## arbiter_puf
module arbiter_puf #(parameter challenge_size = 8, response_width = 24)
					(input logic [challenge_size-1 : 0] challenge,
					input logic clk, reset,
					output logic [response_width-1 : 0] response);
logic [challenge_size-1 : 0] out_lfsr;
logic [31:0] out_muxchain;
logic temp_out_mux1, temp_out_mux2;
logic out_mux1, out_mux2, en;
logic [7:0] count;
logic temp_comp;
logic [response_width-1 : 0] temp_response;
lfsr #(challenge_size) lfsr1(.clk(clk), .en_lfsr(en), .reset(reset), .in_lfsr(challenge), .out_lfsr(out_lfsr));
logic [7:0] out_chain0, out_chain1;
chain c0 (.in(en), .clk(clk), .reset(reset), .challenge(out_lfsr), .out_chain(out_chain0));
chain c1 (.in(en), .clk(clk), .reset(reset), .challenge(out_lfsr), .out_chain(out_chain1));
assign out_muxchain[7:0] = out_chain0;
assign out_muxchain[15:8] = out_chain1;
assign out_muxchain[31:16] = '0;
mux16_1 m3(.in0(out_muxchain[0]), .in1(out_muxchain[1]), .in2(out_muxchain[2]), .in3(out_muxchain[3]), .in4(out_muxchain[4]), .in5(out_muxchain[5]), .in6(out_muxchain[6]), .in7(out_muxchain[7]), .in8(out_muxchain[8]), .in9(out_muxchain[9]), .in10(out_muxchain[10]), .in11(out_muxchain[11]), .in12(out_muxchain[12]), .in13(out_muxchain[13]), .in14(out_muxchain[14]), .in15(out_muxchain[15]), .se(out_lfsr[3:0]), .out(temp_out_mux1)); 
  ...
==> flow/config.mk <==
export PLATFORM = sky130hd
export DESIGN_NAME = arbiter_puf
export DESIGN_NICKNAME = arbiter_puf
export VERILOG_FILES = /design/flow/design.v
export SDC_FILE = /design/flow/constraint.sdc
export NUM_CORES = 4
export LEC_CHECK = 0
export CAP_MARGIN = 20
export CORE_MARGIN = 2
export CORE_UTILIZATION = 59
export SETUP_SLACK_MARGIN = 0.97
export SLEW_MARGIN = 20
==> flow/constraint.sdc <==
create_clock -name core_clock -period 3.76 [get_ports {clk}]
set_input_delay 0.7520 -clock core_clock [delete_from_list [all_inputs] [get_ports {clk}]]
set_output_delay 0.7520 -clock core_clock [all_outputs]
set_load 0.01 [all_outputs]
run.sh (not shown) runs the stock make flow with config.mk's settings and CLKGATE_MAP_FILE=.
Then changed:
CORE_UTILIZATION = 68   (was 59)
SETUP_SLACK_MARGIN = default   (was 0.97)
clock period = 8.86 ns   (was 3.76 ns; I/O delays follow)
After rerunning: The new run completed with no timing, DRC or antenna violations; clock skew stays flat; core utilization rose by 9.2 points; cell area came out lower by 1.5%; area after synthesis does not change.

Starting RTL as in the previous note.
Settings: LEC_CHECK=0, CAP_MARGIN=20, CELL_PAD_IN_SITES_DETAIL_PLACEMENT=2, CORE_MARGIN=5, CORE_UTILIZATION=40, GPL_TIMING_DRIVEN=0, HOLD_SLACK_MARGIN=0.21, SLEW_MARGIN=20, TNS_END_PERCENT=45; clock period 5.22 ns.
==> next run, changes <==
Settings changed: ABC_AREA set to 1, CELL_PAD_IN_SITES_DETAIL_PLACEMENT 2 to unset, CORE_MARGIN 5 to 2, CORE_UTILIZATION 40 to 72, GPL_TIMING_DRIVEN 0 to unset, HOLD_SLACK_MARGIN 0.21 to unset, TNS_END_PERCENT 45 to unset.
Clock period 5.22 ns to 5.48 ns, I/O delays scaled along.
Routed wire length shrinks by about a fifth.
Design area drops by a few percent.
Hold slack gains 0.12 ns.
Cell count drops by roughly a tenth.
Synthesized area hardly moves.
Combinational power is about the same.
Sequential cell count stays the same.
Via count decreases by a few percent.
Clock-buffer cell count drops by 74.
Non-clock buffer count fell by 358.
Critical path depth came out lower by 7.
==> next run, changes <==
Settings changed: ABC_AREA 1 to unset, CORE_UTILIZATION 72 to 40, SETUP_SLACK_MARGIN set to 1.11.
Clock period 5.48 ns to 3.86 ns, I/O delays scaled along.
After rerunning: Global-route usage is lower by 11 points. Final area rose by 2.3%. Synthesized area hardly moves. Cell count rises by about 14%. Power is higher by 48%.
==> next run, changes <==
Settings changed: CORE_UTILIZATION 40 to 57, SETUP_SLACK_MARGIN 1.11 to 0.93, TNS_END_PERCENT set to 5.
Clock period 3.86 ns to 3.76 ns, I/O delays scaled along.
=> Global-route usage rises by 5.9 points; design area shrinks by 0.86%; non-clock buffer count is higher by 52; worst setup slack degrades by 0.15 ns; die size falls by 30%; clock skew falls by 0.011 ns; power is higher by 2.0%; wire length fell by 0.38%; worst hold slack gains 0.013 ns.
==> next run, changes <==
Settings changed: CORE_UTILIZATION 57 to 40, SETUP_SLACK_MARGIN 0.93 to unset, TNS_END_PERCENT 5 to unset.
Clock period 3.76 ns to 8.0 ns, I/O delays scaled along.
Total power fell by 52%.
Routed wire length stays flat.
Sequential cell count does not change.
Die area rose by 42%.
Sequential power fell by 53%.
Cell count rose by 9.5%.
Core utilization fell by 18 points.
Setup slack is better by 3.0 ns.
Area after synthesis does not change.
Critical path depth is unchanged.
Via count fell by 1.4%.

Setup of 06-23:
Starting RTL as in the previous note.
clock: 2.15 ns
lec_check: 0
abc_area: 1
cap_margin: 20
core_margin: 2
core_utilization: 72
cts_cluster_diameter: 227
gpl_routability_driven: 0
place_density_lb_addon: 0.01
setup_slack_margin: 0.63
slew_margin: 20
diff inputs: 06-23 => 06-27
Settings: SETUP_SLACK_MARGIN now 0.57, was 0.63; CTS_CLUSTER_DIAMETER now 362, was 227; SLEW_MARGIN now 40, was 20; HOLD_SLACK_MARGIN now 0.29, previously not set; CTS_CLUSTER_SIZE now 15, previously not set; CAP_MARGIN now 0, was 20.
--- outcome ---
met3 global-route usage across 06-27 and 06-23: no real change.
When 06-27 is set beside 06-23, its clock tree buffer count of the final layout turns out to be 256 smaller.
Data arrival time at the worst-slack endpoint across 06-27 and 06-23: no real change.
Cmp 06-27 and 06-23 / total power / higher: 06-23
06-27: no failed stages, no open violations at the end

Setup of run A:
arbiter_puf again, from the RTL that the note above started with.
==> flow/design.v (excerpt) <==
module arbiter_puf #(parameter challenge_size = 8, response_width = 24)
					(input logic [challenge_size-1 : 0] challenge,
					input logic clk, reset,
					output logic [response_width-1 : 0] response);
export LEC_CHECK = 0
export ABC_AREA = 1
export CAP_MARGIN = 35
export CELL_PAD_IN_SITES_DETAIL_PLACEMENT = 0
export CELL_PAD_IN_SITES_GLOBAL_PLACEMENT = 0
export CORE_MARGIN = 5
export CORE_UTILIZATION = 69
export CTS_CLUSTER_SIZE = 58
export GPL_TIMING_DRIVEN = 1
export MAX_ROUTING_LAYER = met5
export MIN_ROUTING_LAYER = met1
export SETUP_SLACK_MARGIN = -0.25
export SLEW_MARGIN = 20
create_clock -name core_clock -period 5.82 [get_ports {clk}]
For run B, these inputs were changed with respect to run A:
# run A
export LEC_CHECK = 0
export ABC_AREA = 1
export CAP_MARGIN = 35
export CELL_PAD_IN_SITES_DETAIL_PLACEMENT = 0
export CELL_PAD_IN_SITES_GLOBAL_PLACEMENT = 0
export CORE_MARGIN = 5
export CORE_UTILIZATION = 69
export CTS_CLUSTER_SIZE = 58
export GPL_TIMING_DRIVEN = 1
export MAX_ROUTING_LAYER = met5
export MIN_ROUTING_LAYER = met1
export SETUP_SLACK_MARGIN = -0.25
export SLEW_MARGIN = 20
create_clock -name core_clock -period 5.82 [get_ports {clk}]
# run B
export LEC_CHECK = 0
export CAP_MARGIN = 15
export CELL_PAD_IN_SITES_DETAIL_PLACEMENT = 0
export CELL_PAD_IN_SITES_GLOBAL_PLACEMENT = 0
export CORE_MARGIN = 2
export CORE_UTILIZATION = 72
export CTS_CLUSTER_SIZE = 70
export GPL_TIMING_DRIVEN = 1
export MAX_ROUTING_LAYER = met5
export MIN_ROUTING_LAYER = met1
export PLACE_DENSITY_LB_ADDON = 0.0
export SETUP_SLACK_MARGIN = 0.63
export SLEW_MARGIN = 40
create_clock -name core_clock -period 2.15 [get_ports {clk}]
In the tables for run B and run A, worst-case register-to-register setup slack reads lower with run B.
A worst min-delay path class of primary input to asynchronous set/reset pin is what run A shows, while primary input to register belongs to run B.
On least setup slack across all paths after layout, run B does worse than run A.
Of the two values seen for endpoint of the most critical setup path, c0.c3.d0.q was produced by run B and response[3] by run A.
Global router's overall resource usage: lower on run A
No stage failed in run B, and the final checks on the layout all came back clean.
The inputs of run C differ from those of run B as listed below.
# run B
export LEC_CHECK = 0
export CAP_MARGIN = 15
export CELL_PAD_IN_SITES_DETAIL_PLACEMENT = 0
export CELL_PAD_IN_SITES_GLOBAL_PLACEMENT = 0
export CORE_MARGIN = 2
export CORE_UTILIZATION = 72
export CTS_CLUSTER_SIZE = 70
export GPL_TIMING_DRIVEN = 1
export MAX_ROUTING_LAYER = met5
export MIN_ROUTING_LAYER = met1
export PLACE_DENSITY_LB_ADDON = 0.0
export SETUP_SLACK_MARGIN = 0.63
export SLEW_MARGIN = 40
create_clock -name core_clock -period 2.15 [get_ports {clk}]
# run C
export LEC_CHECK = 0
export CAP_MARGIN = 15
export CELL_PAD_IN_SITES_DETAIL_PLACEMENT = 0
export CELL_PAD_IN_SITES_GLOBAL_PLACEMENT = 0
export CORE_MARGIN = 2
export CORE_UTILIZATION = 72
export CTS_CLUSTER_SIZE = 70
export GPL_TIMING_DRIVEN = 1
export MAX_ROUTING_LAYER = met5
export MIN_ROUTING_LAYER = met1
export PLACE_DENSITY_LB_ADDON = 0.0
export SETUP_SLACK_MARGIN = 0.67
export SLEW_MARGIN = 20
create_clock -name core_clock -period 2.26 [get_ports {clk}]
==> results <==
In the flow results for run C and run B, the post-route non-filler standard cell count is larger on run B. Switching power, run C and run B, lower one = run C. Run C against run B; total via count in the routed design is down slightly. Comparing run C and run B, the lower met2 layer usage reported by global route was measured on run C. For the fraction of area in registers, run C came in 0.27 points higher than run B did. When run C is measured against run B, its total chip power turns out about 5% lower. A slowest cell on the critical path of dfrtp_4 is what run B shows, while dfrtp_1 belongs to run C. Run comparison: run C last element of the critical path response[1]; run B last element of the critical path c0.c3.d0.q. Sort run C and run B by worst hold margin asc -> top: run B. Looking at worst setup slack, run C sits 0.085 ns above run B. Worst setup slack after placement in run C vs run B: up 0.046 ns. Run C has number of instances resized during post-cts repair below what run B had.
Input-level comparison between run D and run C:
# run C
export LEC_CHECK = 0
export CAP_MARGIN = 15
export CELL_PAD_IN_SITES_DETAIL_PLACEMENT = 0
export CELL_PAD_IN_SITES_GLOBAL_PLACEMENT = 0
export CORE_MARGIN = 2
export CORE_UTILIZATION = 72
export CTS_CLUSTER_SIZE = 70
export GPL_TIMING_DRIVEN = 1
export MAX_ROUTING_LAYER = met5
export MIN_ROUTING_LAYER = met1
export PLACE_DENSITY_LB_ADDON = 0.0
export SETUP_SLACK_MARGIN = 0.67
export SLEW_MARGIN = 20
create_clock -name core_clock -period 2.26 [get_ports {clk}]
# run D
export LEC_CHECK = 0
export CAP_MARGIN = 20
export CORE_MARGIN = 2
export CORE_UTILIZATION = 72
export PLACE_DENSITY_LB_ADDON = 0.0
export SETUP_SLACK_MARGIN = 0.74
export SLEW_MARGIN = 20
create_clock -name core_clock -period 2.58 [get_ports {clk}]
## What came out
- Fill cell total of the finished layout: run D vs run C up 0.50%
- Compare run D and run C | average wire length per cell after detail routing higher: run C
- Compared with run C, in run D number of clock-tree buffers in the layout moved down; number of gates resized after CTS moved up; hold slack moved up.
> inputs changed (run D -> run E)
# run D
export LEC_CHECK = 0
export CAP_MARGIN = 20
export CORE_MARGIN = 2
export CORE_UTILIZATION = 72
export PLACE_DENSITY_LB_ADDON = 0.0
export SETUP_SLACK_MARGIN = 0.74
export SLEW_MARGIN = 20
create_clock -name core_clock -period 2.58 [get_ports {clk}]
# run E
export LEC_CHECK = 0
export CAP_MARGIN = 20
export CORE_MARGIN = 2
export CORE_UTILIZATION = 57
export SLEW_MARGIN = 20
create_clock -name core_clock -period 3.76 [get_ports {clk}]
### Flow results
The lower critical path data required time came out of run D. In the metrics for run D and run E, the one carrying the higher worst hold slack is run E. Run D and run E ended up with nearly the same cell count along the critical path. Slack of the worst reg-to-reg path delta for run E relative to run D: 0.70 ns higher. Taking run D as the reference point, the global placement routability congestion of run E falls by 4.8%. Wire length on met3 of run E exceeds that of run D by a few percent. Diff run D -> run E: count of clock-buffer cells in the layout climbed about 10%; fraction of power spent switching nets climbed 0.28 points; utilization dropped 16 points.
### run E -> run F
# run E
export LEC_CHECK = 0
export CAP_MARGIN = 20
export CORE_MARGIN = 2
export CORE_UTILIZATION = 57
export SLEW_MARGIN = 20
create_clock -name core_clock -period 3.76 [get_ports {clk}]
# run F
export LEC_CHECK = 0
export CAP_MARGIN = 20
export CORE_MARGIN = 2
export CORE_UTILIZATION = 72
export PLACE_DENSITY = 0.39
export SLEW_MARGIN = 20
create_clock -name core_clock -period 2.97 [get_ports {clk}]
Findings:
Setup slack at placement, run F and run E: smaller value in run F. Worst relative slew slack: run F vs run E up 16 points. Synthesized cell count came out exactly the same in run F and run E. Compared with run E, run F shows a wire length of the first global-routing pass that is about 2.2% lower. Run F finished every stage and its layout cleared the timing, design-rule and antenna checks.

Starting RTL as in the previous note.
clock: 3.76 ns
lec_check: 0
cap_margin: 20
core_margin: 2
core_utilization: 70
cts_cluster_size: 44
setup_slack_margin: 0.69
slew_margin: 20
The baseline completed without violations.
Change:
--- a/flow/config.mk
+++ b/flow/config.mk
@@ -8,6 +8,4 @@
 export CAP_MARGIN = 20
 export CORE_MARGIN = 2
-export CORE_UTILIZATION = 70
-export CTS_CLUSTER_SIZE = 44
-export SETUP_SLACK_MARGIN = 0.69
+export CORE_UTILIZATION = 40
 export SLEW_MARGIN = 20
==> flow/constraint.sdc (replaced) <==
create_clock -name core_clock -period 3.86 [get_ports {clk}]
set_input_delay 0.7720 -clock core_clock [delete_from_list [all_inputs] [get_ports {clk}]]
set_output_delay 0.7720 -clock core_clock [all_outputs]
set_load 0.01 [all_outputs]
The new run completed with no timing, DRC or antenna violations.
Non-clock buffer count came out lower by 7.
Worst setup slack is worse by 0.43 ns.
Sequential cell count is unchanged.
Die size came out higher by well over a third.
Clock-buffer cell count came out higher by 83.
Combinational power came out higher by a few percent.
Change:
--- a/flow/config.mk
+++ b/flow/config.mk
@@ -8,4 +8,4 @@
 export CAP_MARGIN = 20
 export CORE_MARGIN = 2
-export CORE_UTILIZATION = 40
+export CORE_UTILIZATION = 29
 export SLEW_MARGIN = 20
Outcome: Utilization goes down by 12 points; setup slack gets better by 0.27 ns; clock-buffer cell count goes down by 14; register-to-register slack gets better by 0.21 ns; total power goes down by about 0.9%; die size goes up by about 38%; routed wire length stays flat; clock skew goes up by 0.037 ns; flip-flop count does not change; sequential power barely changes; global-route usage goes down by 3.8 points.
Change:
--- a/flow/config.mk
+++ b/flow/config.mk
@@ -8,4 +8,6 @@
 export CAP_MARGIN = 20
 export CORE_MARGIN = 2
-export CORE_UTILIZATION = 29
+export CORE_UTILIZATION = 58
+export HOLD_SLACK_MARGIN = -0.1
+export SETUP_SLACK_MARGIN = 0.97
 export SLEW_MARGIN = 20
==> flow/constraint.sdc (replaced) <==
create_clock -name core_clock -period 3.76 [get_ports {clk}]
set_input_delay 0.7520 -clock core_clock [delete_from_list [all_inputs] [get_ports {clk}]]
set_output_delay 0.7520 -clock core_clock [all_outputs]
set_load 0.01 [all_outputs]
Effect: The changed run completed without violations. Sequential share of layout area came out higher by 1.2 points. Clock-buffer cell count came out lower by 45. Via count came out higher by 1.1%. First-iteration DRC count came out lower by 2.0%. Clock skew came out lower by 0.041 ns. Total power came out higher by 1.7%. Combinational power came out higher by about 6%. Critical path depth does not change. Global-route usage came out higher by 9.7 points. Register-to-register slack degrades by 0.25 ns. Hold slack improves by 0.0037 ns.
Change:
--- a/flow/config.mk
+++ b/flow/config.mk
@@ -8,6 +8,8 @@
 export CAP_MARGIN = 20
 export CORE_MARGIN = 2
-export CORE_UTILIZATION = 58
-export HOLD_SLACK_MARGIN = -0.1
-export SETUP_SLACK_MARGIN = 0.97
+export CORE_UTILIZATION = 61
+export CTS_CLUSTER_DIAMETER = 397
+export MAX_ROUTING_LAYER = met4
+export SETUP_SLACK_MARGIN = 0.93
 export SLEW_MARGIN = 20
+export TNS_END_PERCENT = 5
What happened: Clock power hardly moves. Non-clock buffer count went down by 11. Die area went down by 4.9%.
Power is estimated from default activity; no workload was simulated.
